== run A ==
## caesar_cipher
module caesar_cipher (
   input            clk
  ,input            rst_n
  ,input            ptxt_valid  
  ,input            mode  
  ,input            key_shift_dir_1  
  ,input            key_shift_dir_3  
  ,input      [4:0] key_shift_num_1  
  ,input      [4:0] key_shift_num_3  
  ,input      [7:0] ptxt_char
  ,output reg [7:0] ctxt_char
  ,output reg       err_invalid_key_shift_num
  ,output reg       err_invalid_ptxt_char
  ,output reg       ctx_ready
);
For scale: about 2300 cells after synthesis, ~10 flip-flops, roughly 35 I/O pins.
clock: 10.7 ns
lec_check: 0
cap_margin: 20
core_margin: 2
core_utilization: 68
slew_margin: 20
tns_end_percent: 5
run.sh (not shown) runs the stock make flow with config.mk's settings and CLKGATE_MAP_FILE=.
Run A did not run to completion, as it errored out during global routing.
The following lists how run B was set up differently from run A:
- clearing TNS_END_PERCENT, which used to be 5
- swapping 68 for 40 in CORE_UTILIZATION
- swapping 10.7 for 14.0 in the clock period (ns, I/O delays scaled along)
## What came out
Run B completed every stage of the flow, and the final layout passed the timing, design-rule and antenna checks. Per the comparison of run B with run A, TritonCTS sink count now sits at about the same level, floorplan die height rose 30%. Re number of placed I/O pins: no difference whatsoever between run A and run B. Compared with run A, run B shows instance area at placement that has gone down by more than 10%. In the reports for run B and run A, the larger die size belongs to run B. Relative to run A, post-DP HPWL has decreased by 1.3% in run B.
## Diff of input files: run C against run B
- CORE_ASPECT_RATIO newly set to 0.5
- CORE_UTILIZATION changed from 40 to 45
- TNS_END_PERCENT newly set to 10
- ABC_AREA newly set to 1
- CTS_CLUSTER_DIAMETER newly set to 226
- CTS_CLUSTER_SIZE newly set to 100
- GPL_ROUTABILITY_DRIVEN newly set to 0
- PLACE_DENSITY_LB_ADDON newly set to 0.08
--- outcome ---
- ctxt_char[1] as the worst setup path endpoint was reported by run B, and ctxt_char[2] by run C.
- Summary of the comparison: fraction of area in multi-input gates is lower in run C, relative to run B.
- NOTE: number of cells after detailed placement in run C exceeds that of run B
- | cell area | run C vs run B | about 12% lower |
- Between run B and run C, die extent in x increased.

========
## job 5379
Starting RTL as in the previous note.
export LEC_CHECK = 0
export ABC_AREA = 1
export CAP_MARGIN = 20
export CORE_MARGIN = 2
export CORE_UTILIZATION = 72
export CTS_CLUSTER_DIAMETER = 97
export CTS_CLUSTER_SIZE = 13
export PLACE_DENSITY_LB_ADDON = 0.14
export SETUP_SLACK_MARGIN = 0.2
export SLEW_MARGIN = 20
create_clock -name core_clock -period 3.84 [get_ports {clk}]
For job 5379, the flow was terminated by a tool error in detailed placement and produced no final design.
[inputs] job 2443 vs job 5379
Settings: swapping 97 for 105 in CTS_CLUSTER_DIAMETER; clearing SETUP_SLACK_MARGIN, which used to be 0.2; clearing CTS_CLUSTER_SIZE, which used to be 13; clearing ABC_AREA, which used to be 1; clearing PLACE_DENSITY_LB_ADDON, which used to be 0.14; putting MAX_ROUTING_LAYER at met4 where nothing was set; swapping 3.84 for 10.9 in the clock period (ns, I/O delays scaled along).
==> results <==
Job 2443 | ERROR | global routing. Across both runs, synthesized area per cell was higher for job 2443 than for job 5379. Job 2443 vs job 5379 on area of the synthesized netlist per yosys stat: job 2443 is the higher one. Multiplexer share of the synthesized area for job 2443: 3.8 points up relative to job 5379. Job 5379 -> job 2443: area after synthesis increased by more than 10%. Going from job 5379 to job 2443, post-synthesis simple-gate area fraction shrinks by 17 points.
For job 335, these inputs were changed with respect to job 2443:
Settings: CTS_CLUSTER_DIAMETER no longer set, was 105; CORE_UTILIZATION now 40, was 72; MAX_ROUTING_LAYER no longer set, was met4; the clock period (ns, I/O delays scaled along) now 13.6, was 10.9.
==> comparison <==
Job 2443 -> job 335: area share of fa/ha/maj cells after synthesis delta 0, exact match
Job 335 did not stop at any stage, and its layout met the timing, design-rule and antenna checks.
Compared with job 2443, job 335 shows core utilization at floorplan lower by 32 points.
Job 2443 -> job 335: number of instances in the synthesized netlist delta 0, exact match
Height of the die: job 335 and job 2443 compared, higher one is job 335
As far as Yosys chip area goes, job 2443 and job 335 are indistinguishable; the numbers are identical.
Global placement routability congestion of job 335 falls short of that of job 2443 by more than 10%.
Compared with job 2443, in job 335 sink count of the clock tree level; overall die area now sits higher; number of core rows increased by 33% relative to the old numbers; area of placed instances went down by 9.9%.

========
caesar_cipher again, from the RTL that the note above started with.
==> flow/config.mk <==
export PLATFORM = sky130hd
export DESIGN_NAME = caesar_cipher
export DESIGN_NICKNAME = caesar_cipher
export VERILOG_FILES = /design/flow/design.v
export SDC_FILE = /design/flow/constraint.sdc
export NUM_CORES = 4
export LEC_CHECK = 0
export ABC_AREA = 1
export CAP_MARGIN = 0
export CELL_PAD_IN_SITES_DETAIL_PLACEMENT = 0
export CELL_PAD_IN_SITES_GLOBAL_PLACEMENT = 2
export CORE_ASPECT_RATIO = 0.5
export CORE_MARGIN = 5
export CORE_UTILIZATION = 29
export CTS_CLUSTER_DIAMETER = 256
export CTS_CLUSTER_SIZE = 98
export GPL_ROUTABILITY_DRIVEN = 0
export GPL_TIMING_DRIVEN = 1
export HOLD_SLACK_MARGIN = 0.29
export MIN_ROUTING_LAYER = met1
export PLACE_DENSITY_LB_ADDON = 0.1
export SETUP_SLACK_MARGIN = 4.58
export SLEW_MARGIN = 20
export TNS_END_PERCENT = 15
==> flow/constraint.sdc <==
create_clock -name core_clock -period 23.0 [get_ports {clk}]
set_input_delay 4.6000 -clock core_clock [delete_from_list [all_inputs] [get_ports {clk}]]
set_output_delay 4.6000 -clock core_clock [all_outputs]
set_load 0.01 [all_outputs]
Edit:
- ABC_AREA: 1 -> unset
- CAP_MARGIN: 0 -> 15
- CORE_ASPECT_RATIO: 0.5 -> unset
- CORE_MARGIN: 5 -> 2
- CORE_UTILIZATION: 29 -> 44
- CTS_CLUSTER_DIAMETER: 256 -> 66
- GPL_ROUTABILITY_DRIVEN: 0 -> unset
- HOLD_SLACK_MARGIN: 0.29 -> unset
- SETUP_SLACK_MARGIN: 4.58 -> unset
Result: The changed run passed the timing, design-rule and antenna checks; worst hold slack is about the same; worst setup slack loses 2.7 ns; synthesized cell count is lower by 8.0%.

========
caesar_cipher again, from the RTL that the note above started with.
## caesar_cipher
module caesar_cipher (
   input            clk
  ,input            rst_n
  ,input            ptxt_valid  
  ,input            mode  
  ,input            key_shift_dir_1  
  ,input            key_shift_dir_3  
  ,input      [4:0] key_shift_num_1  
  ,input      [4:0] key_shift_num_3  
  ,input      [7:0] ptxt_char
  ,output reg [7:0] ctxt_char
  ,output reg       err_invalid_key_shift_num
  ,output reg       err_invalid_ptxt_char
  ,output reg       ctx_ready
);
export LEC_CHECK = 0
export CAP_MARGIN = 15
export CELL_PAD_IN_SITES_DETAIL_PLACEMENT = 0
export CELL_PAD_IN_SITES_GLOBAL_PLACEMENT = 1
export CORE_ASPECT_RATIO = 1.96
export CORE_MARGIN = 2
export CORE_UTILIZATION = 24
export CTS_CLUSTER_DIAMETER = 389
export GPL_ROUTABILITY_DRIVEN = 1
export GPL_TIMING_DRIVEN = 1
export HOLD_SLACK_MARGIN = 0.13
export MAX_ROUTING_LAYER = met4
export MIN_ROUTING_LAYER = met1
export PLACE_DENSITY_LB_ADDON = 0.1
export SLEW_MARGIN = 20
export TNS_END_PERCENT = 65
create_clock -name core_clock -period 7.77 [get_ports {clk}]
The baseline produced a layout that fails on setup timing.
Change:
==> flow/config.mk (replaced) <==
export PLATFORM = sky130hd
export DESIGN_NAME = caesar_cipher
export DESIGN_NICKNAME = caesar_cipher
export VERILOG_FILES = /design/flow/design.v
export SDC_FILE = /design/flow/constraint.sdc
export NUM_CORES = 4
export LEC_CHECK = 0
export CAP_MARGIN = 20
export CORE_MARGIN = 2
export CORE_UTILIZATION = 70
export MAX_ROUTING_LAYER = met4
export SLEW_MARGIN = 20
==> flow/constraint.sdc (replaced) <==
create_clock -name core_clock -period 10.7 [get_ports {clk}]
set_input_delay 2.1400 -clock core_clock [delete_from_list [all_inputs] [get_ports {clk}]]
set_output_delay 2.1400 -clock core_clock [all_outputs]
set_load 0.01 [all_outputs]
With this change the flow died in 5_1_grt; die area is lower by 65%; area after synthesis stays the same; synthesized cell count is unchanged.
Change:
--- a/flow/config.mk
+++ b/flow/config.mk
@@ -7,6 +7,14 @@
 export LEC_CHECK = 0
-export CAP_MARGIN = 20
+export ABC_AREA = 1
+export CAP_MARGIN = 15
+export CELL_PAD_IN_SITES_DETAIL_PLACEMENT = 0
+export CELL_PAD_IN_SITES_GLOBAL_PLACEMENT = 0
 export CORE_MARGIN = 2
-export CORE_UTILIZATION = 70
-export MAX_ROUTING_LAYER = met4
+export CORE_UTILIZATION = 65
+export CTS_CLUSTER_DIAMETER = 51
+export CTS_CLUSTER_SIZE = 77
+export GPL_TIMING_DRIVEN = 1
+export MIN_ROUTING_LAYER = met1
+export PLACE_DENSITY_LB_ADDON = 0.01
 export SLEW_MARGIN = 20
+export TNS_END_PERCENT = 65
Result:
- Now the flow passed the timing, design-rule and antenna checks
- area after synthesis decreases by 11%
- synthesized cell count increases by 8.7%
- die area decreases by 4.2%
Change:
==> flow/config.mk (replaced) <==
export PLATFORM = sky130hd
export DESIGN_NAME = caesar_cipher
export DESIGN_NICKNAME = caesar_cipher
export VERILOG_FILES = /design/flow/design.v
export SDC_FILE = /design/flow/constraint.sdc
export NUM_CORES = 4
export LEC_CHECK = 0
export CAP_MARGIN = 20
export CORE_MARGIN = 2
export CORE_UTILIZATION = 65
export SLEW_MARGIN = 20
==> flow/constraint.sdc (replaced) <==
create_clock -name core_clock -period 10.9 [get_ports {clk}]
set_input_delay 2.1800 -clock core_clock [delete_from_list [all_inputs] [get_ports {clk}]]
set_output_delay 2.1800 -clock core_clock [all_outputs]
set_load 0.01 [all_outputs]
With this change the flow ran to the end with violations: setup timing.
Global-route usage came out higher by 6.5 points.
Worst hold slack gains 0.030 ns.
Synthesized cell count came out lower by 8.0%.
First-iteration DRC count came out higher by 140%.
Setup slack loses 0.79 ns.
Routed wire length came out higher by 49%.
Non-clock buffer count came out higher by 392.
Change:
--- a/flow/config.mk
+++ b/flow/config.mk
@@ -9,3 +9,4 @@
 export CORE_MARGIN = 2
-export CORE_UTILIZATION = 65
+export CORE_UTILIZATION = 70
+export MAX_ROUTING_LAYER = met4
 export SLEW_MARGIN = 20
==> flow/constraint.sdc (replaced) <==
create_clock -name core_clock -period 10.8 [get_ports {clk}]
set_input_delay 2.1600 -clock core_clock [delete_from_list [all_inputs] [get_ports {clk}]]
set_output_delay 2.1600 -clock core_clock [all_outputs]
set_load 0.01 [all_outputs]
Effect:
- Now the flow failed in 5_1_grt
- die size drops by a few percent
- synthesized cell count stays the same
- synthesized area does not change
